==> flow/design.v <==
module INV_IP #(parameter IP_WIDTH = 6) (
    IN_1, IN_2,
    OUT_INV
);
input  [IP_WIDTH-1:0] IN_1, IN_2;
output [IP_WIDTH-1:0] OUT_INV;
parameter LOOP_IDX = 8;
genvar i;
reg [IP_WIDTH-1:0] old_r [0:LOOP_IDX-1];
reg [IP_WIDTH-1:0] r [0:LOOP_IDX-1];
reg [IP_WIDTH-1:0] q [0:LOOP_IDX-1];
reg signed [IP_WIDTH-1:0] old_t [0:LOOP_IDX-1];
reg [3:0] index [1:LOOP_IDX-1];
reg signed [IP_WIDTH-1:0] t [0:LOOP_IDX-1];
generate
for(i=0;i<LOOP_IDX;i=i+1) begin: loop_old_r
    always@(*) begin
        if(i==0) begin
            old_r[0] = (IN_1 > IN_2)? IN_1:IN_2;
        end
        else begin
            old_r[i] = r[i-1];        
        end
    end
end
endgenerate
generate
for(i=0;i<LOOP_IDX;i=i+1) begin: loop_r
    always@(*) begin
        if(i==0) begin
            r[0] = (IN_1 > IN_2)? IN_2:IN_1;
        end
        else begin
            if(r[i-1]!=0)
                r[i] = old_r[i-1] - q[i-1] * r[i-1];
            else
                r[i] = 0;
        end
    end
end
endgenerate
generate
for(i=0;i<LOOP_IDX;i=i+1) begin: loop_q
    always@(*) begin
        if(r[i]!=0)
            q[i] = old_r[i] / r[i];
        else
            q[i] = 0;
    end
end
endgenerate
generate
for(i=0;i<LOOP_IDX;i=i+1) begin: loop_old_t
    always@(*) begin
        if(i==0) begin
            old_t[0] = 0;    
        end
        else begin
            if(r[i-1]!=0) begin
                old_t[i] = t[i-1];
            end
            else
                old_t[i] = 0;
        end
    end
end
endgenerate
generate
for(i=1;i<LOOP_IDX;i=i+1) begin: loop_index
    always@(*) begin
            if(r[i-1]!=0) begin
                index[i] = i;
            end
            else
                index[i] = index[i-1];
    end
end
endgenerate
generate
for(i=0;i<LOOP_IDX;i=i+1) begin: loop_t
    always@(*) begin
        if(i==0) begin
            t[0] = 1;    
        end
        else begin
            if(r[i-1]!=0)
                t[i] = old_t[i-1] - q[i-1] * t[i-1];
            else
                t[i] = 0;
        end
    end
end
endgenerate
assign OUT_INV = (old_t[index[LOOP_IDX-1]][IP_WIDTH-1]==1)? old_t[index[LOOP_IDX-1]]+old_r[0]:old_t[index[LOOP_IDX-1]];
endmodule
module EC_TOP(
    clk, rst_n, in_valid,
    in_Px, in_Py, in_Qx, in_Qy, in_prime, in_a,
    out_valid, out_Rx, out_Ry
);
input clk, rst_n, in_valid;
input [6-1:0] in_Px, in_Py, in_Qx, in_Qy, in_prime, in_a;
output reg out_valid;
output reg [6-1:0] out_Rx, out_Ry;
localparam S_IDLE = 0;
localparam S_IN_DATA = 1;
localparam S_P_ADD = 2;
localparam S_P_DOU = 3;
localparam S_XR_YR = 4;
localparam S_OUT = 5;
parameter IP_WIDTH = 6;
reg [2:0] current_state, next_state;
reg [3:0] cnt_s_p;
reg [2:0] cnt_xr_yr;
reg [5:0] px_reg;
reg [5:0] py_reg;
reg [5:0] qx_reg;
reg [5:0] qy_reg;
reg [5:0] a_reg;
reg [5:0] prime_reg;
wire [5:0] p_sub_xp;
wire [5:0] p_sub_yp;
wire [5:0] p_sub_xq;
wire [5:0] p_sub_xr;
wire [6:0] xq_xp1;
wire [6:0] yq_yp1;
wire [7:0] xr_w;
wire [6:0] xp2_3_a;
reg [5:0] xr_reg ;
reg [5:0] s_reg;
reg [11:0] mod_in;
wire [5:0] mod_out;
reg [IP_WIDTH-1:0]  IN_2;
wire [IP_WIDTH-1:0] OUT_INV;
reg [5:0] yp2_ip;
wire [6:0] xp_xr1;
wire [11:0]mul_out;
reg [5:0] mul_in1, mul_in2;
wire [6:0] s_xp_xr1_yp1;
always@(posedge clk or negedge rst_n) begin
    if(!rst_n)
        current_state <= S_IDLE;
    else
        current_state <= next_state;
end
always@(*) begin
    case (current_state)
        S_IDLE:    next_state = in_valid? S_IN_DATA:S_IDLE;
        S_IN_DATA: next_state = (px_reg==qx_reg && py_reg==qy_reg)? S_P_DOU:S_P_ADD;
        S_P_ADD:   next_state = (cnt_s_p==4)? S_XR_YR:S_P_ADD;
        S_P_DOU:   next_state = (cnt_s_p==8)? S_XR_YR:S_P_DOU;
        S_XR_YR:   next_state = (cnt_xr_yr==6)? S_OUT:S_XR_YR;
        S_OUT:     next_state = S_IDLE;
        default: next_state = S_IDLE;
    endcase
end
always @(posedge clk or negedge rst_n) begin
    if (!rst_n) 
        cnt_s_p <= 0;    
    else begin
        if(current_state==S_P_ADD && cnt_s_p<=3)
            cnt_s_p <= cnt_s_p + 1;
        else if(current_state==S_P_DOU && cnt_s_p<=7)
            cnt_s_p <= cnt_s_p + 1;
        else
            cnt_s_p <= 0;
    end  
end
always @(posedge clk or negedge rst_n) begin
    if (!rst_n) 
        cnt_xr_yr <= 0;    
    else begin
        if(current_state==S_XR_YR && cnt_xr_yr<=5)
            cnt_xr_yr <= cnt_xr_yr + 1;
        else
            cnt_xr_yr <= 0;
    end  
end
always@(posedge clk or negedge rst_n) begin
    if(!rst_n) 
        px_reg <= 0;
    else begin
        if(in_valid)
            px_reg <= in_Px;
    end
end
always@(posedge clk or negedge rst_n) begin
    if(!rst_n) 
        py_reg <= 0;
    else begin
        if(in_valid)
            py_reg <= in_Py;
    end
end
always@(posedge clk or negedge rst_n) begin
    if(!rst_n) 
        qx_reg <= 0;
    else begin
        if(in_valid)
            qx_reg <= in_Qx;
    end
end
always@(posedge clk or negedge rst_n) begin
    if(!rst_n) 
        qy_reg <= 0;
    else begin
        if(in_valid)
            qy_reg <= in_Qy;
    end
end
always@(posedge clk or negedge rst_n) begin
    if(!rst_n) 
        a_reg <= 0;
    else begin
        if(in_valid)
            a_reg <= in_a;
    end
end
always@(posedge clk or negedge rst_n) begin
    if(!rst_n) 
        prime_reg <= 2;
    else begin
        if(in_valid)
            prime_reg <= in_prime;
    end
end
assign p_sub_xp = prime_reg - px_reg;
assign p_sub_yp = prime_reg - py_reg;
assign p_sub_xq = prime_reg - qx_reg;
assign p_sub_xr = prime_reg - mod_out;
assign xq_xp1 = qx_reg + p_sub_xp;    
assign yq_yp1 = qy_reg + p_sub_yp;    
assign xr_w = mod_out + p_sub_xp + p_sub_xq;  
assign xp_xr1 = px_reg + p_sub_xr;
assign s_xp_xr1_yp1 = mod_out + p_sub_yp;
assign xp2_3_a = mod_out + a_reg;
always@(posedge clk or negedge rst_n) begin
    if(!rst_n)
        s_reg <= 0;
    else begin
        if(current_state==S_P_ADD && cnt_s_p==4 || current_state==S_P_DOU && cnt_s_p==8)
            s_reg <= mod_out;
    end
end
always @(posedge clk or negedge rst_n) begin
    if (!rst_n) begin
       xr_reg <= 0;
    end
    else begin
        if(cnt_xr_yr==2) 
            xr_reg <= mod_out;
    end
end
always @(posedge clk or negedge rst_n) begin
    if(!rst_n)
        mod_in <= 0;
    else begin
        if(current_state==S_P_ADD) begin
            case(cnt_s_p)
                'd0: mod_in <= xq_xp1;
                'd1: mod_in <= yq_yp1;
                'd3: mod_in <= mul_out;
            endcase
        end
        else if(current_state==S_P_DOU) begin
            case(cnt_s_p)
                'd0: mod_in <= {py_reg, 1'b0};
                'd2: mod_in <= mul_out;
                'd4: mod_in <= mul_out;
                'd5: mod_in <= xp2_3_a;
                'd7: mod_in <= mul_out;
            endcase
        end
        else if(current_state==S_XR_YR) begin
             case(cnt_xr_yr)
                'd0: mod_in <= mul_out;
                'd1: mod_in <= xr_w;
                'd2: mod_in <= xp_xr1;
                'd4: mod_in <= mul_out;
                'd5: mod_in <= s_xp_xr1_yp1;
            endcase
        end
    end
end
assign mod_out = mod_in % prime_reg;
always@(posedge clk or negedge rst_n) begin
    if(!rst_n)
        IN_2 <= 0;
    else begin
        if((current_state==S_P_ADD || current_state==S_P_DOU) && cnt_s_p==1) begin
            IN_2 <= mod_out;
        end
    end
end
INV_IP #(.IP_WIDTH(IP_WIDTH)) I_INV_IP ( .IN_1(prime_reg), .IN_2(IN_2), . OUT_INV(OUT_INV));
always@(posedge clk or negedge rst_n) begin
    if(!rst_n) 
        yp2_ip <= 0;
    else begin
        if(current_state==S_P_DOU && cnt_s_p==2)
            yp2_ip <= OUT_INV;
    end
end
always @(posedge clk or negedge rst_n) begin
    if(!rst_n)
        mul_in1 <= 0;
    else begin
         if(current_state==S_P_ADD) begin
            case(cnt_s_p)
                'd2: mul_in1 <= mod_out;
                'd4: mul_in1 <= mod_out;
            endcase
        end
        else if(current_state==S_P_DOU) begin
            case(cnt_s_p)
                'd1: mul_in1 <= px_reg;
                'd3: mul_in1 <= 3;
                'd6: mul_in1 <= mod_out;
                'd8: mul_in1 <= mod_out;
            endcase
        end
        else if(current_state==S_XR_YR) begin
            case(cnt_xr_yr)
                'd3: mul_in1 <= s_reg;
            endcase
        end
    end
end
always @(posedge clk or negedge rst_n) begin
    if(!rst_n)
        mul_in2 <= 0;
    else begin
         if(current_state==S_P_ADD) begin
            case(cnt_s_p)
                'd2: mul_in2 <= OUT_INV;
                'd4: mul_in2 <= mod_out;
            endcase
        end
        else if(current_state==S_P_DOU) begin
            case(cnt_s_p)
                'd1: mul_in2 <= px_reg;
                'd3: mul_in2 <= mod_out;
                'd6: mul_in2 <= yp2_ip;
                'd8: mul_in2 <= mod_out;
            endcase
        end
        else if(current_state==S_XR_YR) begin
            case(cnt_xr_yr)
                'd3: mul_in2 <= mod_out;
            endcase
        end
    end
end
assign mul_out = mul_in1 * mul_in2;
always @(posedge clk or negedge rst_n) begin
    if(!rst_n)
        out_valid <= 0;
    else begin
        if(cnt_xr_yr==6)
            out_valid <= 1;
        else
            out_valid <= 0;
    end
end
always @(posedge clk or negedge rst_n) begin
    if(!rst_n)
        out_Rx <= 0;
    else begin
        if(cnt_xr_yr==6)
            out_Rx <= xr_reg;
        else
            out_Rx <= 0;
    end
end
always @(posedge clk or negedge rst_n) begin
    if(!rst_n)
        out_Ry <= 0;
    else begin
        if(cnt_xr_yr==6)
            out_Ry <= mod_out;
        else
            out_Ry <= 0;
    end
end
endmodule
==> flow/run.sh <==
#!/bin/bash
# the make line also repeats each setting of config.mk as NAME=value (left out here)
make -C /OpenROAD-flow-scripts/flow DESIGN_CONFIG=/design/flow/config.mk WORK_HOME=/design/flow/orfs CLKGATE_MAP_FILE= finish
==> flow/config.mk <==
export PLATFORM = sky130hd
export DESIGN_NAME = EC_TOP
export DESIGN_NICKNAME = EC_TOP
export VERILOG_FILES = /design/flow/design.v
export SDC_FILE = /design/flow/constraint.sdc
export NUM_CORES = 4
export LEC_CHECK = 0
export CAP_MARGIN = 20
export CORE_MARGIN = 2
export CORE_UTILIZATION = 10
export SLEW_MARGIN = 20
==> flow/constraint.sdc <==
create_clock -name core_clock -period 117.0 [get_ports {clk}]
set_input_delay 23.4000 -clock core_clock [delete_from_list [all_inputs] [get_ports {clk}]]
set_output_delay 23.4000 -clock core_clock [all_outputs]
set_load 0.01 [all_outputs]
==> flow_summary.yaml, run 1 <==
# yosys + openroad results
cts:
  htreeDepth: 3
  clkTransAtPathRegs_ns: 0.08
  cts_hold_buf: 0
  cts_tree: "built"
  cts_sinks: 110
  clock-root-buffer: "clkbuf_16"
  post-cts-setup-buffer-count: 0
  cts_buffers: 9
  clock_latency_ns: 0.37
  cts_buffer_depth: 2
  cts_resized: 0
yosys:
  area_leaders: "ha_1, dfrtp_1, fa_1, xnor2_1, nor2_1"
  largest_area_cell: "ha_1"
  synth-area-yosys_um2: 24600
  synthAoiAreaFrac: 0.201
  synth-main-ff-cell: "dfrtp_1"
  synth_cell_types: 100
  ys_ff: 110
  yosysCellCount: 3098
  top_logic_kind: "adder cells"
  synth_seq_share: 0.112
  syn-cell-area_um2: 24600
  synthCells: 3098
  adder_share: 0.300
  synthXorXnorAreaFrac: 0.0939
  synth_top_area_share: 0.211
  synthMuxAreaShare: 0.0476
  edf_count: 0
  synth_nets: 3662
  synth_top_cell_by_count: "ha_1"
  yosys_warnings: 8
  synthArstFlopShare: 1.00
  synthTopCellsByCount: "ha_1, nor2_1, inv_1, nand2_1, a21oi_1"
  simple_gate_share: 0.185
  syn_area_per_cell_um2: 7.95
final_timing:
  fin_crit_sh: 0.636
  skew_ns: 0.0159
  setup_viol: 0
  rsz0062_at_grt: "false"
  hold_slack_ns: 0.479
  maxSlewViolCount: 0
  hold_viol_final: 0
  worst_slew_pin_slew_ns: 1.05
  tns_ns: 0
  max_slew_margin: 0.299
  fmax_mhz: 13.4
  min_period_ns: 74.44
global_routing:
  grt_antenna_before_repair: 6
  grt_max_degree: 59
  overflow: 0
  grt_util_all_layers: 0.0573
  grt_pass1_vias: 21233
  grt_pass1_wl_um: 118000
critical_path:
  arrival_ns: 74.71
  r2r-start: "prime_reg[5]$_DFFE_PN0P_"
  r2r.worst_path.cells: 328
  crit_fanout: 32
  cp.depth: 328
  path_class: "reg2reg"
  crit_path_top_delay_cell: "a211oi_1"
  path_delay_family: "AND-OR/OR-AND gates"
  cp_slowest_stage_delay_ns: 0.82
  cp_common_cell: "ha_1"
  crit_start: "prime_reg[5]$_DFFE_PN0P_"
  reg2reg_setup_slack_ns: 42.56
  crit_end: "mul_in2[5]$_DFFE_PN0P_"
  worst_ep_required_time_ns: 117.26
  r2r-end: "mul_in2[5]$_DFFE_PN0P_"
  crit_buf_inv: 21
  cp-end-kind: "flip-flop"
  start_kind: "flip-flop"
worst_hold_path:
  min_to: "s_reg[5]$_DFFE_PN0P_"
  min_from: "s_reg[5]$_DFFE_PN0P_"
  min_path_cells: 2
  hold_path_class: "reg2reg"
drt:
  wl_um: 73000
  antenna_cells: 0
  top_layer_used: "met5"
  drtAntennaViolNets: 0
  wl_met3_um: 4000
  viasPerCell: 3.46
  firstDrtPassIters: 6
  vias: 21898
  wl_met1_um: 35600
  wl_per_cell_um: 11.6
  drt-initial-drc-count: 1510
  wl_met2_um: 32200
  drc: 0
floorplan:
  dieWidth_um: 500
  coreArea_um2: 245000
  boundaryPins: 52
  rows: 182
  die_y_um: 500
  fp-utilization: 0.100
  dieArea_um2: 250000
layout:
  finalNonFillerCells: 6322
  nets: 3661
  post-route-util: 0.120
  syn_to_final_growth_pct: 19.1
placement:
  dp_hpwl_um: 59800
  gp_congestion: 0.904
  placedCellCount: 6306
  portBuffers: 51
outcome:
  run_status: "finished clean"
run:
  maxCapViolCount: 0
  tool_warnings: 40
routing by layer:
metal	up-vias	track usage
met5	-	0
met4	2	0.0101
met3	84	0.00563
met2	599	0.0912
met1	10309	0.0835
li1	10904	-
layout make-up:
class / instances / area (um^2)
Fill cell: 28255 / 216000
Sequential cell: 110 / 2760
Timing Repair Buffer: 82 / 736
Clock buffer: 9 / 225
Tap cell: 3220 / 4030
Multi-Input combinational cell: 2598 / 20400
Clock inverter: 7 / 85.1
Inverter: 296 / 1120
through the flow:
stage          setup WS (ns)  instance area, um^2
6_report               42.56                29300
5_1_grt                35.66                29300
4_1_cts                43.13                29300
3_5_place_dp           43.30                29000
3_3_place_gp           45.40                29000
2_1_floorplan          50.13                24600
==> run 2, diff against run 1 <==
Settings changed: ABC_AREA set to 1, CORE_MARGIN 2 to 5, CORE_UTILIZATION 10 to 48, HOLD_SLACK_MARGIN set to 0.22, MAX_ROUTING_LAYER set to met4.
Clock period 117.0 ns to 86.0 ns, I/O delays scaled along.
==> flow_summary.yaml, run 2 <==
# yosys + openroad results
drt:
  drtAntennaViolNets: 0
  wl_met2_um: 32400
  drc: 0
  vias: 23178
  drt-initial-drc-count: 1466
  viasPerCell: 5.29
  antenna_cells: 0
  wl_um: 71300
  wl_met1_um: 34200
  wl_met3_um: 3140
  wl_per_cell_um: 16.3
  top_layer_used: "met4"
  firstDrtPassIters: 5
yosys:
  yosysCellCount: 3679
  simple_gate_share: 0.260
  syn-cell-area_um2: 25300
  area_leaders: "ha_1, nand2_1, dfrtp_1, inv_1, fa_1"
  synth_seq_share: 0.109
  top_logic_kind: "adder cells"
  synth_top_area_share: 0.206
  synth-area-yosys_um2: 25300
  ys_ff: 110
  adder_share: 0.292
  synthAoiAreaFrac: 0.141
  synth_top_cell_by_count: "nand2_1"
  syn_area_per_cell_um2: 6.87
  synth_cell_types: 75
  synthCells: 3679
  synthMuxAreaShare: 0.00564
  synth_nets: 4243
  largest_area_cell: "ha_1"
  synth-main-ff-cell: "dfrtp_1"
  edf_count: 0
  synthArstFlopShare: 1.00
  yosys_warnings: 8
  synthTopCellsByCount: "nand2_1, inv_1, ha_1, nor2_1, o21ai_0"
  synthXorXnorAreaFrac: 0.0795
floorplan:
  rows: 84
  coreArea_um2: 52300
  fp-utilization: 0.483
  dieWidth_um: 240
  boundaryPins: 52
  dieArea_um2: 57400
  die_y_um: 240
global_routing:
  grt_max_degree: 73
  overflow: 0
  grt_util_all_layers: 0.253
  grt_pass1_wl_um: 115000
  grt_antenna_before_repair: 0
  grt_pass1_vias: 21803
critical_path:
  crit_path_top_delay_cell: "dfstp_2"
  cp.depth: 365
  arrival_ns: 64.60
  path_class: "reg2reg"
  reg2reg_setup_slack_ns: 21.69
  start_kind: "flip-flop"
  r2r-end: "mul_in2[5]$_DFFE_PN0P_"
  crit_end: "mul_in2[5]$_DFFE_PN0P_"
  r2r.worst_path.cells: 365
  cp-end-kind: "flip-flop"
  r2r-start: "prime_reg[1]$_DFFE_PN1P_"
  cp_slowest_stage_delay_ns: 0.82
  crit_fanout: 16
  crit_buf_inv: 59
  path_delay_family: "adder cells"
  crit_start: "prime_reg[1]$_DFFE_PN1P_"
  worst_ep_required_time_ns: 86.29
  cp_common_cell: "inv_1"
cts:
  cts_sinks: 110
  cts_buffers: 9
  htreeDepth: 3
  cts_buffer_depth: 2
  cts_resized: 0
  clock-root-buffer: "clkbuf_16"
  clkTransAtPathRegs_ns: 0.08
  clock_latency_ns: 0.37
  cts_hold_buf: 0
  post-cts-setup-buffer-count: 0
  cts_tree: "built"
layout:
  syn_to_final_growth_pct: 5.45
  nets: 4256
  fillers: 5417
  fin_area_um2: 26700
final_timing:
  tns_ns: 0
  max_slew_margin: 0.328
  hold_viol_final: 0
  setup_viol: 0
  fin_crit_sh: 0.748
  min_period_ns: 64.31
  fmax_mhz: 15.6
  worst_slew_pin_slew_ns: 1.01
  setup_slack_ns: 21.69
  rsz0062_at_grt: "false"
  hold_slack_ns: 0.443
  maxSlewViolCount: 0
  skew_ns: 0.00834
placement:
  dp_hpwl_um: 58900
  dp_slack_ns: 22.19
  placed_area_um2: 26400
  portBuffers: 51
  gp_congestion: 0.946
worst_hold_path:
  min_from: "current_state[4]$_DFF_PN0_"
  min_path_cells: 1
  min_to: "current_state[0]$_DFF_PN1_"
  hold_path_class: "reg2reg"
run:
  maxCapViolCount: 0
  tool_warnings: 40
outcome:
  run_status: "finished clean"
-- run 2: per-stage QoR --
stage	util	std cells
finish	0.509	4385
global route	0.509	4385
CTS	0.509	4385
detailed placement	0.504	4369
global placement	0.504	4369
floorplan	-	3679
-- run 2: layout make-up --
cell class | instances | area [um^2] | area share
clock inverters | 7 | 78.8 | 0.00296
inverters | 648 | 2440 | 0.0915
clock buffers | 9 | 225 | 0.00845
well taps | 688 | 861 | 0.0323
repair buffers | 68 | 631 | 0.0237
multi-input cells | 2855 | 19700 | 0.738
flip-flops and latches | 110 | 2760 | 0.103
-- run 2: routing by layer --
| layer | GRT usage | up-vias |
|---|---|---|
| met5 | - | - |
| met4 | 0.0505 | 0 |
| met3 | 0.0176 | 75 |
| met2 | 0.412 | 491 |
| met1 | 0.352 | 10678 |
| li1 | - | 11934 |
==> run 3, diff against run 2 <==
Settings changed: CORE_MARGIN 5 to 2, CORE_UTILIZATION 48 to 66, HOLD_SLACK_MARGIN 0.22 to not set, MAX_ROUTING_LAYER met4 to not set, SETUP_SLACK_MARGIN set to 3.76.
Clock period 86.0 ns to 14.2 ns, I/O delays scaled along.
==> flow_summary.yaml, run 3 <==
# yosys + openroad results
cts:
  htreeDepth: 3
  cts_buffers: 9
  clock-root-buffer: "clkbuf_16"
  cts_hold_buf: 0
  cts_sinks: 110
  cts_buffer_depth: 2
yosys:
  adder_share: 0.292
  top_logic_kind: "adder cells"
  synthAoiAreaFrac: 0.141
  synth_top_area_share: 0.206
  synth-main-ff-cell: "dfrtp_1"
  area_leaders: "ha_1, nand2_1, dfrtp_1, inv_1, fa_1"
  yosys_warnings: 8
  ys_ff: 110
  synth_top_cell_by_count: "nand2_1"
  synth-area-yosys_um2: 25300
  synthXorXnorAreaFrac: 0.0795
  yosysCellCount: 3679
  synth_nets: 4243
  edf_count: 0
  simple_gate_share: 0.260
  largest_area_cell: "ha_1"
  syn-cell-area_um2: 25300
  synthMuxAreaShare: 0.00564
  syn_area_per_cell_um2: 6.87
  synthTopCellsByCount: "nand2_1, inv_1, ha_1, nor2_1, o21ai_0"
  synthArstFlopShare: 1.00
  synth_seq_share: 0.109
  synth_cell_types: 75
  synthCells: 3679
floorplan:
  dieArea_um2: 39900
  coreArea_um2: 37700
  dieWidth_um: 200
  rows: 71
  fp-utilization: 0.671
  boundaryPins: 52
  die_y_um: 200
placement:
  placedCellCount: 4915
  dp_hpwl_um: 72200
  gp_congestion: 1.04
  portBuffers: 51
  placed_area_um2: 32100
global_routing:
  grt_util_all_layers: 0.823
  overflow: 460
outcome:
  run_status: "did not finish"
  error: "[ERROR GRT-0116] Global routing finished with congestion. Check the congestion regions in the DRC Viewer."
  haltStage: "global routing"
[run 3: repair_timing]
item | in CTS
cloned | 2
setup endpoints to repair | 50
pin swaps | 323
buffers inserted | 255
resized | 343
[run 3: through the flow]
step	util	setup WS (ns)
after floorplan	-	-39.81
after global placement	0.851	-37.43
after detailed placement	0.851	-40.87
after CTS	0.940	-38.83
[run 3: metal layers]
layer | GRT usage | overflow
met4 | 0.848 | 154
met5 | 0.340 | 1
met1 | 0.809 | 15
met3 | 0.686 | 22
met2 | 0.983 | 268
==> run 4, diff against run 3 <==
Settings changed: CAP_MARGIN 20 to 10, CORE_UTILIZATION 66 to 71, CTS_CLUSTER_SIZE set to 55, GPL_TIMING_DRIVEN set to 1, HOLD_SLACK_MARGIN set to 0.2, PLACE_DENSITY set to 0.66, SETUP_SLACK_MARGIN 3.76 to not set, SLEW_MARGIN 20 to 0, TNS_END_PERCENT set to 5.
Clock period 14.2 ns to 52.3 ns, I/O delays scaled along.
==> flow_summary.yaml, run 4 <==
# yosys + openroad results
critical_path:
  crit_buf_inv: 68
  reg2reg_setup_slack_ns: -5.64
  cp-end-kind: "flip-flop"
  crit_end: "mul_in2[4]$_DFFE_PN0P_"
  crit_fanout: 11
  path_class: "reg2reg"
  crit_path_top_delay_cell: "fa_1"
  start_kind: "flip-flop"
  arrival_ns: 58.23
  r2r-start: "IN_2[1]$_DFFE_PN0P_"
  cp.depth: 384
  cp_common_cell: "inv_1"
  worst_ep_required_time_ns: 52.59
  cp_slowest_stage_delay_ns: 0.57
  r2r-end: "mul_in2[4]$_DFFE_PN0P_"
  crit_start: "IN_2[1]$_DFFE_PN0P_"
  r2r.worst_path.cells: 384
  path_delay_family: "adder cells"
yosys:
  top_logic_kind: "adder cells"
  syn_area_per_cell_um2: 6.87
  synthMuxAreaShare: 0.00564
  adder_share: 0.292
  simple_gate_share: 0.260
  synth_top_area_share: 0.206
  area_leaders: "ha_1, nand2_1, dfrtp_1, inv_1, fa_1"
  largest_area_cell: "ha_1"
  synthArstFlopShare: 1.00
  syn-cell-area_um2: 25300
  yosysCellCount: 3679
  synth_seq_share: 0.109
  yosys_warnings: 8
  synthTopCellsByCount: "nand2_1, inv_1, ha_1, nor2_1, o21ai_0"
  synth-area-yosys_um2: 25300
  synth_nets: 4243
  synth_top_cell_by_count: "nand2_1"
  synthCells: 3679
  ys_ff: 110
  synth-main-ff-cell: "dfrtp_1"
  synthAoiAreaFrac: 0.141
  synthXorXnorAreaFrac: 0.0795
  edf_count: 0
  synth_cell_types: 75
worst_hold_path:
  min_path_cells: 1
  hold_path_class: "reg2reg"
  min_to: "current_state[0]$_DFF_PN1_"
  min_from: "current_state[4]$_DFF_PN0_"
drt:
  drt-initial-drc-count: 3719
  wl_um: 95200
  antenna_cells: 0
  drc: 0
  firstDrtPassIters: 14
  vias: 29280
  wl_per_cell_um: 21.1
  viasPerCell: 6.50
  drtAntennaViolNets: 0
cts:
  cts_hold_buf: 0
  clock_latency_ns: 0.37
  cts_buffers: 9
  clkTransAtPathRegs_ns: 0.09
  cts_tree: "built"
  cts_buffer_depth: 2
  cts_sinks: 110
  clock-root-buffer: "clkbuf_16"
  htreeDepth: 3
final_timing:
  fmax_mhz: 17.3
  maxSlewViolCount: 0
  setup_viol: 12
  setup_slack_ns: -5.64
  max_slew_margin: 0.321
  hold_slack_ns: 0.459
  rsz0062_at_grt: "true"
  skew_ns: 0.0162
  hold_viol_final: 0
  min_period_ns: 57.94
  worst_slew_pin_slew_ns: 1.02
  fin_crit_sh: 1.11
global_routing:
  overflow: 0
  grt_antenna_before_repair: 3
  grt_max_degree: 65
  grt_pass1_vias: 27107
  grt_util_all_layers: 0.439
  grt_pass1_wl_um: 130000
outcome:
  run_status: "complete, but fails checks"
  failed_checks: "negative setup slack"
floorplan:
  die_y_um: 193
  fp-utilization: 0.716
  coreArea_um2: 35300
  boundaryPins: 52
  rows: 69
  dieWidth_um: 193
  dieArea_um2: 37100
layout:
  nets: 4601
  syn_to_final_growth_pct: 20.4
  post-route-util: 0.862
  fillers: 1935
placement:
  gp_congestion: 0.989
  portBuffers: 51
  dp_hpwl_um: 63800
  dp_slack_ns: -3.02
run:
  tool_warnings: 45
  maxCapViolCount: 0
[run 4: layer usage]
metal  global-route usage  part of all wire
met5                    0           0.00013
met4                0.256             0.098
met3               0.0857              0.12
met2                0.734              0.44
met1                0.523              0.34
[run 4: final cells by class]
class                   instances  area, um^2  area share
inverters                     648        2450      0.0806
clock inverters                 7        77.6     0.00255
well taps                     461         577      0.0189
clock buffers                   9         225     0.00740
flip-flops and latches        110        2760      0.0905
repair buffers                411        3270       0.107
multi-input cells            2857       21100       0.693
[run 4: stage by stage]
stage	TNS, ns	area (um^2)	std cells
after floorplan	-17.63	25800	3679
after global placement	-0.710	28100	4342
after detailed placement	-33.10	28100	4342
after CTS	-22.30	29100	4439
after global routing	-95.96	30400	4503
final	-65.77	30400	4503
[run 4: what timing repair did]
item	in CTS	in global routing
pin swaps	83	191
setup buffers	79	64
setup endpoints to repair	12	12
gates cloned	2	0
gates resized	42	206
==> run 5, diff against run 4 <==
Settings changed: CAP_MARGIN 10 to 40, PLACE_DENSITY 0.66 to 0.76.
Clock period 52.3 ns to 64.0 ns, I/O delays scaled along.
==> flow_summary.yaml, run 5 <==
# yosys + openroad results
drt:
  wl_per_cell_um: 18.5
  vias: 25642
  drt-initial-drc-count: 2279
  drc: 0
  antenna_cells: 0
  wl_um: 78200
  firstDrtPassIters: 8
  drtAntennaViolNets: 0
  viasPerCell: 6.08
yosys:
  synth_cell_types: 75
  yosys_warnings: 8
  synthMuxAreaShare: 0.00564
  synth-main-ff-cell: "dfrtp_1"
  simple_gate_share: 0.260
  syn_area_per_cell_um2: 6.87
  synth_nets: 4243
  yosysCellCount: 3679
  area_leaders: "ha_1, nand2_1, dfrtp_1, inv_1, fa_1"
  synthCells: 3679
  ys_ff: 110
  syn-cell-area_um2: 25300
  synthXorXnorAreaFrac: 0.0795
  synthAoiAreaFrac: 0.141
  largest_area_cell: "ha_1"
  top_logic_kind: "adder cells"
  synth_top_area_share: 0.206
  edf_count: 0
  synth_seq_share: 0.109
  synthArstFlopShare: 1.00
  synth-area-yosys_um2: 25300
  adder_share: 0.292
  synthTopCellsByCount: "nand2_1, inv_1, ha_1, nor2_1, o21ai_0"
  synth_top_cell_by_count: "nand2_1"
cts:
  cts_hold_buf: 0
  clock_latency_ns: 0.38
  cts_tree: "built"
  htreeDepth: 3
  cts_buffers: 9
  cts_buffer_depth: 2
  clock-root-buffer: "clkbuf_16"
  clkTransAtPathRegs_ns: 0.08
  cts_sinks: 110
floorplan:
  dieArea_um2: 37100
  dieWidth_um: 193
  die_y_um: 193
  coreArea_um2: 35300
  rows: 69
  boundaryPins: 52
  fp-utilization: 0.716
critical_path:
  crit_start: "prime_reg[3]$_DFFE_PN0P_"
  r2r-end: "mul_in2[4]$_DFFE_PN0P_"
  cp_common_cell: "inv_1"
  crit_buf_inv: 65
  crit_fanout: 15
  start_kind: "flip-flop"
  r2r.worst_path.cells: 377
  cp-end-kind: "flip-flop"
  worst_ep_required_time_ns: 64.29
  cp_slowest_stage_delay_ns: 0.54
  path_delay_family: "adder cells"
  crit_path_top_delay_cell: "fa_1"
  arrival_ns: 60.54
  reg2reg_setup_slack_ns: 3.76
  path_class: "reg2reg"
  r2r-start: "prime_reg[3]$_DFFE_PN0P_"
  cp.depth: 377
  crit_end: "mul_in2[4]$_DFFE_PN0P_"
worst_hold_path:
  min_to: "current_state[0]$_DFF_PN1_"
  min_from: "current_state[4]$_DFF_PN0_"
  hold_path_class: "reg2reg"
  min_path_cells: 1
placement:
  dp_slack_ns: -0.526
  gp_congestion: 1.03
  placed_area_um2: 26100
  placedCellCount: 4138
  dp_hpwl_um: 62700
  portBuffers: 51
final_timing:
  fmax_mhz: 16.6
  hold_slack_ns: 0.451
  fin_crit_sh: 0.941
  max_slew_margin: 0.408
  skew_ns: 0.0120
  hold_viol_final: 0
  tns_ns: 0
  setup_slack_ns: 3.76
  setup_viol: 0
  min_period_ns: 60.24
  worst_slew_pin_slew_ns: 0.886
  maxSlewViolCount: 0
layout:
  post-route-util: 0.770
  logic_area_um2: 20000
  regArea_um2: 2770
  fin_area_um2: 27200
  finalNonFillerCells: 4220
  syn_to_final_growth_pct: 7.47
  nets: 4318
  fillers: 2759
global_routing:
  grtUsageMet2: 0.660
  grt_antenna_before_repair: 1
  overflow: 0
  met3_usage: 0.103
  grt_util_all_layers: 0.414
  use_met1: 0.534
  grt_max_degree: 62
  top_usage_layer: "met2"
  grt_pass1_vias: 24459
  grt_pass1_wl_um: 122000
outcome:
  run_status: "finished clean"
run:
  tool_warnings: 42
  maxCapViolCount: 0
[run 5: area by class of cell]
class / count / share of cell area
sequential: 110 / 0.102
inverter: 648 / 0.0905
multi-input combinational: 2857 / 0.736
clock inverter: 6 / 0.00189
clock buffer: 10 / 0.00843
tap: 461 / 0.0212
timing repair buffer: 128 / 0.0404
[run 5: repair_timing]
item | CTS | global route
pin swaps | 0 | 26
resized | 9 | 97
cloned | 0 | 2
buffers inserted | 1 | 63
setup endpoints to repair | 12 | 12
[run 5: routing by layer]
| layer | up-vias | routed length, um | part of all wire |
|---|---|---|---|
| met5 | - | 9 | 0.00012 |
| met4 | 2 | 3290 | 0.042 |
| met3 | 294 | 8180 | 0.10 |
| met2 | 1368 | 34700 | 0.44 |
| met1 | 11914 | 32000 | 0.41 |
| li1 | 12064 | - | - |
==> run 6, diff against run 5 <==
Settings changed: ABC_AREA 1 to not set, CAP_MARGIN 40 to 20, CELL_PAD_IN_SITES_DETAIL_PLACEMENT set to 0, CORE_MARGIN 2 to 10, CORE_UTILIZATION 71 to 64, CTS_CLUSTER_DIAMETER set to 297, CTS_CLUSTER_SIZE 55 to 18, HOLD_SLACK_MARGIN 0.2 to not set, PLACE_DENSITY 0.76 to not set, PLACE_DENSITY_LB_ADDON set to 0.29, SETUP_SLACK_MARGIN set to 5.0, SLEW_MARGIN 0 to 30, TNS_END_PERCENT 5 to not set.
Clock period 64.0 ns to 72.3 ns, I/O delays scaled along.
==> flow_summary.yaml, run 6 <==
# yosys + openroad results
drt:
  wl_um: 78700
  viasPerCell: 6.45
  firstDrtPassIters: 6
  wl_per_cell_um: 21.2
  drc: 0
  drtAntennaViolNets: 0
  drt-initial-drc-count: 2109
  vias: 23905
  antenna_cells: 0
floorplan:
  fp-utilization: 0.651
  rows: 71
  boundaryPins: 52
  dieArea_um2: 46800
  coreArea_um2: 37800
  die_y_um: 216
  dieWidth_um: 216
global_routing:
  grtUsageMet2: 0.549
  top_usage_layer: "met2"
  use_met1: 0.385
  grt_util_all_layers: 0.321
  overflow: 0
  grt_pass1_vias: 23687
  grt_antenna_before_repair: 0
  grt_pass1_wl_um: 124000
  met3_usage: 0.0384
  grt_max_degree: 59
yosys:
  synthAoiAreaFrac: 0.201
  top_logic_kind: "adder cells"
  synth-main-ff-cell: "dfrtp_1"
  simple_gate_share: 0.185
  synthTopCellsByCount: "ha_1, nor2_1, inv_1, nand2_1, a21oi_1"
  synthCells: 3098
  synthArstFlopShare: 1.00
  yosysCellCount: 3098
  synth_seq_share: 0.112
  synth-area-yosys_um2: 24600
  synth_nets: 3662
  yosys_warnings: 8
  adder_share: 0.300
  synthXorXnorAreaFrac: 0.0939
  synth_cell_types: 100
  syn_area_per_cell_um2: 7.95
  area_leaders: "ha_1, dfrtp_1, fa_1, xnor2_1, nor2_1"
  edf_count: 0
  synth_top_area_share: 0.211
  syn-cell-area_um2: 24600
  ys_ff: 110
  synth_top_cell_by_count: "ha_1"
  largest_area_cell: "ha_1"
  synthMuxAreaShare: 0.0476
critical_path:
  start_kind: "flip-flop"
  cp_slowest_stage_delay_ns: 0.55
  path_delay_family: "AND-OR/OR-AND gates"
  crit_buf_inv: 20
  arrival_ns: 64.79
  worst_ep_required_time_ns: 72.55
  crit_end: "mul_in2[5]$_DFFE_PN0P_"
  r2r-end: "mul_in2[5]$_DFFE_PN0P_"
  crit_fanout: 12
  cp.depth: 334
  cp_common_cell: "ha_1"
  reg2reg_setup_slack_ns: 7.77
  r2r.worst_path.cells: 334
  crit_start: "IN_2[1]$_DFFE_PN0P_"
  path_class: "reg2reg"
  crit_path_top_delay_cell: "fa_1"
  cp-end-kind: "flip-flop"
  r2r-start: "IN_2[1]$_DFFE_PN0P_"
layout:
  nets: 3756
  syn_to_final_growth_pct: 11.1
  post-route-util: 0.723
  fillers: 3041
  fin_area_um2: 27400
cts:
  clkTransAtPathRegs_ns: 0.08
  htreeDepth: 3
  cts_hold_buf: 0
  clock-root-buffer: "clkbuf_16"
  cts_sinks: 110
  cts_buffers: 9
  clock_latency_ns: 0.37
  cts_tree: "built"
  cts_buffer_depth: 2
worst_hold_path:
  hold_path_class: "reg2reg"
  min_from: "current_state[4]$_DFF_PN0_"
  min_to: "current_state[0]$_DFF_PN1_"
  min_path_cells: 1
final_timing:
  rsz0062_at_grt: "false"
  min_period_ns: 64.53
  setup_viol: 0
  hold_viol_final: 0
  skew_ns: 0.0117
  maxSlewViolCount: 0
  fin_crit_sh: 0.893
  max_slew_margin: 0.289
  hold_slack_ns: 0.437
  tns_ns: 0
  worst_slew_pin_slew_ns: 1.07
  fmax_mhz: 15.5
placement:
  placed_area_um2: 25700
  gp_congestion: 1.01
  dp_hpwl_um: 61300
  portBuffers: 51
run:
  tool_warnings: 40
  maxCapViolCount: 0
outcome:
  run_status: "finished clean"
==> run 6: layout make-up <==
type	instances	area (um^2)	share of cell area
sequential	110	2770	0.101
timing repair buffer	175	1450	0.0531
tap	511	639	0.0234
inverter	296	1120	0.0408
clock inverter	7	104	0.00379
multi-input combinational	2600	21100	0.770
clock buffer	9	225	0.00823
==> run 6: timing repair <==
action | 4_1_cts | 5_1_grt
pin swaps | 4 | 37
hold endpoints to repair | 0 | 0
setup endpoints to repair | 12 | 12
buffers inserted | 7 | 82
gates cloned | 1 | 1
resized | 54 | 108
==> run 6: metrics by stage <==
step | std cells | setup slack, ns
5_1_grt | 3708 | 4.24
6_report | 3708 | 7.77
3_5_place_dp | 3601 | 0.213
3_3_place_gp | 3601 | 3.35
2_1_floorplan | 3098 | 5.43
4_1_cts | 3625 | 5.01
==> run 6: per-layer routing <==
layer  vias up  routed length (um)
met3       308                5310
met4         0                4740
met2      1104               37200
met1     11404               31500
met5         -                   0
li1      11089                   -
==> run 7, diff against run 6 <==
Settings changed: CELL_PAD_IN_SITES_DETAIL_PLACEMENT 0 to not set, CORE_MARGIN 10 to 2, CORE_UTILIZATION 64 to 71, CTS_CLUSTER_DIAMETER 297 to not set, CTS_CLUSTER_SIZE 18 to not set, GPL_TIMING_DRIVEN 1 to not set, PLACE_DENSITY_LB_ADDON 0.29 to 0.02, SETUP_SLACK_MARGIN 5.0 to not set, SLEW_MARGIN 30 to 20, TNS_END_PERCENT set to 100.
Clock period 72.3 ns to 59.1 ns, I/O delays scaled along.
==> flow_summary.yaml, run 7 <==
# yosys + openroad results
yosys:
  synth-area-yosys_um2: 24600
  edf_count: 0
  largest_area_cell: "ha_1"
  synth-main-ff-cell: "dfrtp_1"
  synth_top_cell_by_count: "ha_1"
  synthCells: 3098
  synthXorXnorAreaFrac: 0.0939
  synth_nets: 3662
  synthTopCellsByCount: "ha_1, nor2_1, inv_1, nand2_1, a21oi_1"
  synth_seq_share: 0.112
  synthMuxAreaShare: 0.0476
  synthAoiAreaFrac: 0.201
  yosys_warnings: 8
  simple_gate_share: 0.185
  syn_area_per_cell_um2: 7.95
  yosysCellCount: 3098
  synthArstFlopShare: 1.00
  area_leaders: "ha_1, dfrtp_1, fa_1, xnor2_1, nor2_1"
  adder_share: 0.300
  synth_top_area_share: 0.211
  ys_ff: 110
  syn-cell-area_um2: 24600
  top_logic_kind: "adder cells"
  synth_cell_types: 100
cts:
  cts_buffer_depth: 2
  clock-root-buffer: "clkbuf_16"
  htreeDepth: 3
  cts_buffers: 9
  cts_hold_buf: 0
  cts_sinks: 110
floorplan:
  boundaryPins: 52
  die_y_um: 190
  dieWidth_um: 190
  dieArea_um2: 36200
  coreArea_um2: 34400
  rows: 68
  fp-utilization: 0.717
outcome:
  haltStage: "global routing"
  run_status: "did not finish"
placement:
  gp_congestion: 1.07
  dp_hpwl_um: 62400
  portBuffers: 51
==> run 7: per-stage QoR <==
| stage | cell area (um^2) | cells | setup slack (ns) |
|---|---|---|---|
| floorplan | 25500 | 3098 | -0.179 |
| global placement | 26900 | 3627 | -0.111 |
| detailed placement | 26900 | 3627 | -3.06 |
| CTS | 28500 | 3782 | 0.00922 |
==> run 7: timing repair <==
action                     in CTS
gates cloned                    0
setup endpoints to repair      12
gates resized                  63
pin swaps                      97
setup buffers                 139
==> run 8, diff against run 7 <==
Settings changed: CORE_UTILIZATION 71 to 72, CTS_CLUSTER_DIAMETER set to 203, TNS_END_PERCENT 100 to 5.
Clock period 59.1 ns to 59.0 ns, I/O delays scaled along.
==> flow_summary.yaml, run 8 <==
# yosys + openroad results
yosys:
  synthCells: 3098
  synth_seq_share: 0.112
  synthArstFlopShare: 1.00
  synthAoiAreaFrac: 0.201
  synth_cell_types: 100
  synth_nets: 3662
  synthTopCellsByCount: "ha_1, nor2_1, inv_1, nand2_1, a21oi_1"
  synth-main-ff-cell: "dfrtp_1"
  synth_top_area_share: 0.211
  synthXorXnorAreaFrac: 0.0939
  synthMuxAreaShare: 0.0476
  ys_ff: 110
  syn-cell-area_um2: 24600
  edf_count: 0
  yosysCellCount: 3098
  synth_top_cell_by_count: "ha_1"
  simple_gate_share: 0.185
  syn_area_per_cell_um2: 7.95
  top_logic_kind: "adder cells"
  adder_share: 0.300
  largest_area_cell: "ha_1"
  area_leaders: "ha_1, dfrtp_1, fa_1, xnor2_1, nor2_1"
  synth-area-yosys_um2: 24600
  yosys_warnings: 8
run:
  tool_warnings: 43
  maxCapViolCount: 0
drt:
  viasPerCell: 7.27
  wl_um: 98300
  drtAntennaViolNets: 0
  vias: 27710
  drc: 0
  drt-initial-drc-count: 4437
  wl_per_cell_um: 25.8
  firstDrtPassIters: 15
floorplan:
  coreArea_um2: 33600
  fp-utilization: 0.733
  rows: 67
  boundaryPins: 52
  dieArea_um2: 35700
  dieWidth_um: 189
  die_y_um: 189
critical_path:
  r2r-end: "mul_in2[5]$_DFFE_PN0P_"
  r2r-start: "prime_reg[1]$_DFFE_PN1P_"
  crit_end: "mul_in2[5]$_DFFE_PN0P_"
  r2r.worst_path.cells: 328
  cp.depth: 328
  crit_path_top_delay_cell: "o21ai_1"
  crit_start: "prime_reg[1]$_DFFE_PN1P_"
  cp-end-kind: "flip-flop"
  worst_ep_required_time_ns: 59.25
  path_delay_family: "AND-OR/OR-AND gates"
  crit_buf_inv: 24
  reg2reg_setup_slack_ns: -7.60
  arrival_ns: 66.85
  path_class: "reg2reg"
  crit_fanout: 12
  start_kind: "flip-flop"
  cp_common_cell: "ha_1"
  cp_slowest_stage_delay_ns: 0.80
worst_hold_path:
  min_to: "current_state[0]$_DFF_PN1_"
  min_from: "current_state[4]$_DFF_PN0_"
  hold_path_class: "reg2reg"
  min_path_cells: 1
cts:
  cts_buffers: 9
  htreeDepth: 3
  cts_tree: "built"
  cts_buffer_depth: 2
  clock-root-buffer: "clkbuf_16"
  clkTransAtPathRegs_ns: 0.09
  clock_latency_ns: 0.36
  cts_sinks: 110
  cts_hold_buf: 0
layout:
  syn_to_final_growth_pct: 18.3
  fin_area_um2: 29100
  post-route-util: 0.867
  finalNonFillerCells: 3812
  nets: 3918
final_timing:
  worst_slew_pin_slew_ns: 1.22
  max_slew_margin: 0.186
  hold_slack_ns: 0.439
  hold_viol_final: 0
  setup_viol: 12
  fin_crit_sh: 1.13
  setup_slack_ns: -7.60
  skew_ns: 0.0203
  fmax_mhz: 15.0
  min_period_ns: 66.60
  rsz0062_at_grt: "true"
  maxSlewViolCount: 0
  tns_ns: -88.96
placement:
  portBuffers: 51
  gp_congestion: 1.01
  dp_slack_ns: -3.03
  dp_hpwl_um: 62200
  placedCellCount: 3634
  placed_area_um2: 26900
outcome:
  run_status: "complete, but fails checks"
  failed_checks: "negative setup slack"
global_routing:
  grt_pass1_vias: 26840
  grt_antenna_before_repair: 9
  overflow: 0
  grt_pass1_wl_um: 136000
  grt_util_all_layers: 0.473
  grt_max_degree: 75
==> run 8: cell type report <==
class / instances / area [um^2]
multi-input combinational: 2598 / 21700
fill: 1829 / 4470
sequential: 110 / 2760
timing repair buffer: 339 / 2690
inverter: 296 / 1130
tap: 448 / 561
clock buffer: 9 / 225
clock inverter: 7 / 86.3
antenna: 5 / 12.5
==> run 8: layer usage <==
layer	up-vias	track usage	wire length, um
met1	12624	0.527	31900
met2	2549	0.792	42100
met5	-	0	299
met3	1092	0.102	13200
met4	17	0.360	10800
li1	11428	-	-
==> run 8: what timing repair did <==
item                                    CTS  global route
gates resized                            64            72
pin swaps                                94           108
endpoints found under the setup margin   12            12
setup buffers                           102            54
==> run 9, diff against run 8 <==
Settings changed: ABC_AREA set to 0, CORE_ASPECT_RATIO set to 1.69, CORE_MARGIN 2 to 3, CORE_UTILIZATION 72 to 58, CTS_CLUSTER_DIAMETER 203 to 74, PLACE_DENSITY_LB_ADDON 0.02 to not set, SETUP_SLACK_MARGIN set to -0.06, SLEW_MARGIN 20 to 5, TNS_END_PERCENT 5 to 20.
Clock period 59.0 ns to 77.0 ns, I/O delays scaled along.
==> flow_summary.yaml, run 9 <==
# yosys + openroad results
critical_path:
  reg2reg_setup_slack_ns: 5.18
  crit_start: "prime_reg[5]$_DFFE_PN0P_"
  crit_end: "mul_in2[5]$_DFFE_PN0P_"
  path_class: "reg2reg"
  cp_slowest_stage_delay_ns: 0.76
  path_delay_family: "AND-OR/OR-AND gates"
  worst_ep_required_time_ns: 77.26
  cp_common_cell: "ha_1"
  crit_path_top_delay_cell: "a21oi_1"
  crit_fanout: 18
  arrival_ns: 72.08
  cp-end-kind: "flip-flop"
  r2r-end: "mul_in2[5]$_DFFE_PN0P_"
  crit_buf_inv: 20
  start_kind: "flip-flop"
  r2r.worst_path.cells: 330
  r2r-start: "prime_reg[5]$_DFFE_PN0P_"
  cp.depth: 330
final_timing:
  worst_slew_pin_slew_ns: 1.10
  skew_ns: 0.00910
  fmax_mhz: 13.9
  tns_ns: 0
  maxSlewViolCount: 0
  setup_viol: 0
  min_period_ns: 71.82
  max_slew_margin: 0.261
  fin_crit_sh: 0.933
  rsz0062_at_grt: "false"
  hold_viol_final: 0
placement:
  dp_hpwl_um: 70200
  gp_congestion: 1.12
  placed_area_um2: 25800
  portBuffers: 51
drt:
  drc: 0
  drtAntennaViolNets: 0
  vias: 23401
  wl_per_cell_um: 23.5
  viasPerCell: 6.38
  firstDrtPassIters: 8
  wl_um: 86000
  drt-initial-drc-count: 1320
yosys:
  synth_top_area_share: 0.211
  synth_cell_types: 100
  ys_ff: 110
  simple_gate_share: 0.185
  synth_top_cell_by_count: "ha_1"
  synthArstFlopShare: 1.00
  adder_share: 0.300
  yosys_warnings: 8
  synthMuxAreaShare: 0.0476
  synth-main-ff-cell: "dfrtp_1"
  edf_count: 0
  synthTopCellsByCount: "ha_1, nor2_1, inv_1, nand2_1, a21oi_1"
  synthAoiAreaFrac: 0.201
  synthXorXnorAreaFrac: 0.0939
  synth_seq_share: 0.112
  largest_area_cell: "ha_1"
  yosysCellCount: 3098
  synth_nets: 3662
  syn-cell-area_um2: 24600
  synthCells: 3098
  top_logic_kind: "adder cells"
  synth-area-yosys_um2: 24600
  syn_area_per_cell_um2: 7.95
  area_leaders: "ha_1, dfrtp_1, fa_1, xnor2_1, nor2_1"
outcome:
  run_status: "finished clean"
cts:
  cts_sinks: 110
  clkTransAtPathRegs_ns: 0.08
  cts_buffers: 9
  clock_latency_ns: 0.37
  cts_tree: "built"
  clock-root-buffer: "clkbuf_16"
  cts_buffer_depth: 2
  cts_hold_buf: 0
  htreeDepth: 3
floorplan:
  dieArea_um2: 45100
  rows: 97
  dieWidth_um: 165
  coreArea_um2: 41800
  boundaryPins: 52
  fp-utilization: 0.590
  die_y_um: 274
layout:
  fin_area_um2: 26200
  syn_to_final_growth_pct: 6.49
  nets: 3679
  post-route-util: 0.629
  fillers: 3854
global_routing:
  grt_antenna_before_repair: 4
  grt_pass1_vias: 24084
  grt_max_degree: 64
  overflow: 0
  grt_pass1_wl_um: 131000
  grt_util_all_layers: 0.380
run:
  maxCapViolCount: 0
  tool_warnings: 42
worst_hold_path:
  min_to: "current_state[0]$_DFF_PN1_"
  hold_path_class: "reg2reg"
  min_path_cells: 1
  min_from: "current_state[4]$_DFF_PN0_"
==> run 9: per-layer routing <==
| metal | up-vias | track usage | part of all wire |
|---|---|---|---|
| met5 | - | 0 | 0 |
| met4 | 0 | 0.400 | 0.13 |
| met3 | 458 | 0.0719 | 0.055 |
| met2 | 901 | 0.666 | 0.49 |
| met1 | 11095 | 0.347 | 0.32 |
| li1 | 10947 | - | - |
==> run 9: metrics by stage <==
stage | hold slack [ns] | setup slack (ns) | instances
global placement | 0.417 | 5.53 | 3642
floorplan | 0.405 | 10.13 | 3098
detailed placement | 0.428 | 2.39 | 3643
finish | 0.447 | 5.18 | 3668
global route | 0.473 | 0.0975 | 3667
CTS | 0.451 | 2.18 | 3659
==> run 9: timing repair <==
action	4_1_cts	5_1_grt
gates resized	0	25
setup buffers	0	2
setup endpoints to repair	0	12
==> run 9: area by class of cell <==
cell class              instances  area [um^2]  area share
repair buffers                 99          858      0.0327
inverters                     296         1120      0.0425
clock inverters                 7         75.1     0.00286
diodes                          4         10.0    0.000381
well taps                     544          681      0.0259
flip-flops and latches        110         2760       0.105
multi-input cells            2599        20500       0.782
clock buffers                   9          225     0.00858
==> run 10, diff against run 9 <==
Settings changed: ABC_AREA 0 to 1, CAP_MARGIN 20 to 15, CORE_ASPECT_RATIO 1.69 to not set, CORE_MARGIN 3 to 2, CORE_UTILIZATION 58 to 72, CTS_CLUSTER_DIAMETER 74 to 29, CTS_CLUSTER_SIZE set to 73, GPL_TIMING_DRIVEN set to 1, HOLD_SLACK_MARGIN set to 0.2, PLACE_DENSITY set to 0.35, SETUP_SLACK_MARGIN -0.06 to 3.16, SLEW_MARGIN 5 to 0, TNS_END_PERCENT 20 to 5.
Clock period 77.0 ns to 25.8 ns, I/O delays scaled along.
==> flow_summary.yaml, run 10 <==
# yosys + openroad results
yosys:
  area_leaders: "ha_1, nand2_1, dfrtp_1, inv_1, fa_1"
  synth-area-yosys_um2: 25300
  synthCells: 3679
  yosys_warnings: 8
  synth_seq_share: 0.109
  top_logic_kind: "adder cells"
  synthMuxAreaShare: 0.00564
  yosysCellCount: 3679
  syn-cell-area_um2: 25300
  synth_top_area_share: 0.206
  synthArstFlopShare: 1.00
  simple_gate_share: 0.260
  largest_area_cell: "ha_1"
  ys_ff: 110
  synth_top_cell_by_count: "nand2_1"
  syn_area_per_cell_um2: 6.87
  synthAoiAreaFrac: 0.141
  synth_cell_types: 75
  synthTopCellsByCount: "nand2_1, inv_1, ha_1, nor2_1, o21ai_0"
  synth-main-ff-cell: "dfrtp_1"
  synthXorXnorAreaFrac: 0.0795
  edf_count: 0
  adder_share: 0.292
  synth_nets: 4243
floorplan:
  die_y_um: 191
  dieWidth_um: 191
  fp-utilization: 0.732
  coreArea_um2: 34500
  rows: 68
  boundaryPins: 52
  dieArea_um2: 36600
cts:
  clock-root-buffer: "clkbuf_16"
  htreeDepth: 3
  cts_sinks: 110
  cts_hold_buf: 0
  cts_buffer_depth: 2
  cts_buffers: 9
placement:
  portBuffers: 51
  gp_congestion: 1.09
  dp_hpwl_um: 72200
  placedCellCount: 4654
outcome:
  haltStage: "global routing"
  error: "[ERROR GRT-0116] Global routing finished with congestion. Check the congestion regions in the DRC Viewer."
  run_status: "did not finish"
global_routing:
  grt_util_all_layers: 0.765
  overflow: 155
-- run 10: per-stage QoR --
| step | setup slack [ns] | setup TNS, ns | util | instance area (um^2) |
|---|---|---|---|---|
| after detailed placement | -29.73 | -353.45 | 0.882 | 30500 |
| after floorplan | -28.22 | -335.63 | - | 25800 |
| after CTS | -27.29 | -326.63 | 0.950 | 32800 |
| after global placement | -25.75 | -305.71 | 0.882 | 30500 |
-- run 10: metal layers --
metal	overflow	GRT usage
met4	62	0.809
met3	2	0.571
met5	0	0.234
met1	2	0.750
met2	89	0.964
-- run 10: what timing repair did --
| action | 4_1_cts |
|---|---|
| gates cloned | 4 |
| buffers inserted | 163 |
| pin swaps | 219 |
| resized | 215 |
| endpoints found under the setup margin | 47 |
==> run 11, diff against run 10 <==
Settings changed: ABC_AREA 1 to not set, CAP_MARGIN 15 to 40, CORE_MARGIN 2 to 3, CORE_UTILIZATION 72 to 29, CTS_CLUSTER_DIAMETER 29 to not set, CTS_CLUSTER_SIZE 73 to 55, GPL_TIMING_DRIVEN 1 to 0, HOLD_SLACK_MARGIN 0.2 to 0.26, PLACE_DENSITY 0.35 to 0.88, SETUP_SLACK_MARGIN 3.16 to 5.0, TNS_END_PERCENT 5 to 60.
Clock period 25.8 ns to 128.0 ns, I/O delays scaled along.
==> flow_summary.yaml, run 11 <==
# yosys + openroad results
yosys:
  synth_top_area_share: 0.211
  adder_share: 0.300
  synthCells: 3098
  synthXorXnorAreaFrac: 0.0939
  synth_seq_share: 0.112
  largest_area_cell: "ha_1"
  top_logic_kind: "adder cells"
  yosys_warnings: 8
  syn_area_per_cell_um2: 7.95
  synth-area-yosys_um2: 24600
  syn-cell-area_um2: 24600
  synth_cell_types: 100
  synthAoiAreaFrac: 0.201
  synth_top_cell_by_count: "ha_1"
  synthArstFlopShare: 1.00
  yosysCellCount: 3098
  ys_ff: 110
  simple_gate_share: 0.185
  synth-main-ff-cell: "dfrtp_1"
  synthTopCellsByCount: "ha_1, nor2_1, inv_1, nand2_1, a21oi_1"
  area_leaders: "ha_1, dfrtp_1, fa_1, xnor2_1, nor2_1"
  synth_nets: 3662
  edf_count: 0
  synthMuxAreaShare: 0.0476
floorplan:
  dieWidth_um: 297
  die_y_um: 297
  fp-utilization: 0.294
  coreArea_um2: 84000
  rows: 106
  dieArea_um2: 88500
  boundaryPins: 52
cts:
  cts_sinks: 110
  clock-root-buffer: "clkbuf_16"
  post-cts-setup-buffer-count: 0
  htreeDepth: 3
  clkTransAtPathRegs_ns: 0.08
  cts_resized: 0
  cts_buffer_depth: 2
  clock_latency_ns: 0.36
  cts_hold_buf: 0
  cts_buffers: 9
  cts_tree: "built"
global_routing:
  grt_antenna_before_repair: 2
  grt_util_all_layers: 0.154
  grt_pass1_vias: 23675
  grt_max_degree: 71
  grt_pass1_wl_um: 116000
  overflow: 0
drt:
  wl_per_cell_um: 16.4
  viasPerCell: 5.46
  firstDrtPassIters: 6
  vias: 23554
  drtAntennaViolNets: 0
  drt-initial-drc-count: 1985
  wl_um: 70900
  drc: 0
critical_path:
  cp_slowest_stage_delay_ns: 0.79
  r2r-end: "mul_in2[5]$_DFFE_PN0P_"
  crit_start: "prime_reg[0]$_DFFE_PN0P_"
  r2r-start: "prime_reg[0]$_DFFE_PN0P_"
  reg2reg_setup_slack_ns: 45.99
  crit_buf_inv: 44
  cp.depth: 344
  crit_end: "mul_in2[5]$_DFFE_PN0P_"
  cp-end-kind: "flip-flop"
  path_delay_family: "AND-OR/OR-AND gates"
  r2r.worst_path.cells: 344
  worst_ep_required_time_ns: 128.26
  crit_path_top_delay_cell: "a21oi_1"
  cp_common_cell: "ha_1"
  arrival_ns: 82.26
  start_kind: "flip-flop"
  crit_fanout: 19
  path_class: "reg2reg"
final_timing:
  skew_ns: 0.00646
  setup_viol: 0
  fin_crit_sh: 0.641
  rsz0062_at_grt: "false"
  hold_viol_final: 0
  max_slew_margin: 0.340
  min_period_ns: 82.01
  maxSlewViolCount: 0
  worst_slew_pin_slew_ns: 0.990
  setup_slack_ns: 45.99
  fmax_mhz: 12.2
  tns_ns: 0
layout:
  post-route-util: 0.322
  logic_area_um2: 20400
  syn_to_final_growth_pct: 9.61
  nets: 3739
  regArea_um2: 2760
  fillers: 8598
worst_hold_path:
  hold_path_class: "reg2reg"
  min_path_cells: 1
  min_from: "current_state[4]$_DFF_PN0_"
  min_to: "current_state[0]$_DFF_PN1_"
placement:
  dp_hpwl_um: 57900
  portBuffers: 50
  gp_congestion: 0.953
  dp_slack_ns: 48.05
outcome:
  run_status: "finished clean"
run:
  tool_warnings: 40
  maxCapViolCount: 0
## run 11: final cells by class
class / instances / area share
diodes: 1 / 0.0000926
well taps: 1134 / 0.0525
flip-flops and latches: 110 / 0.102
repair buffers: 66 / 0.0245
clock inverters: 6 / 0.00171
multi-input cells: 2598 / 0.755
inverters: 296 / 0.0413
plain buffers: 94 / 0.0139
clock buffers: 10 / 0.00848
## run 11: routing by layer
layer	share of wire	GRT usage	routed length (um)	up-vias
met5	0	0	0	-
met4	0.043	0.0701	3020	0
met3	0.072	0.0178	5090	240
met2	0.47	0.261	33300	1031
met1	0.42	0.196	29400	11239
li1	-	-	-	11044
## run 11: metrics by stage
step	hold slack [ns]	instances	area, um^2
after global routing	0.470	4315	27000
after floorplan	0.405	3098	24600
final	0.454	4315	27000
after CTS	0.453	4313	27000
after global placement	0.412	4282	26600
after detailed placement	0.435	4297	26700
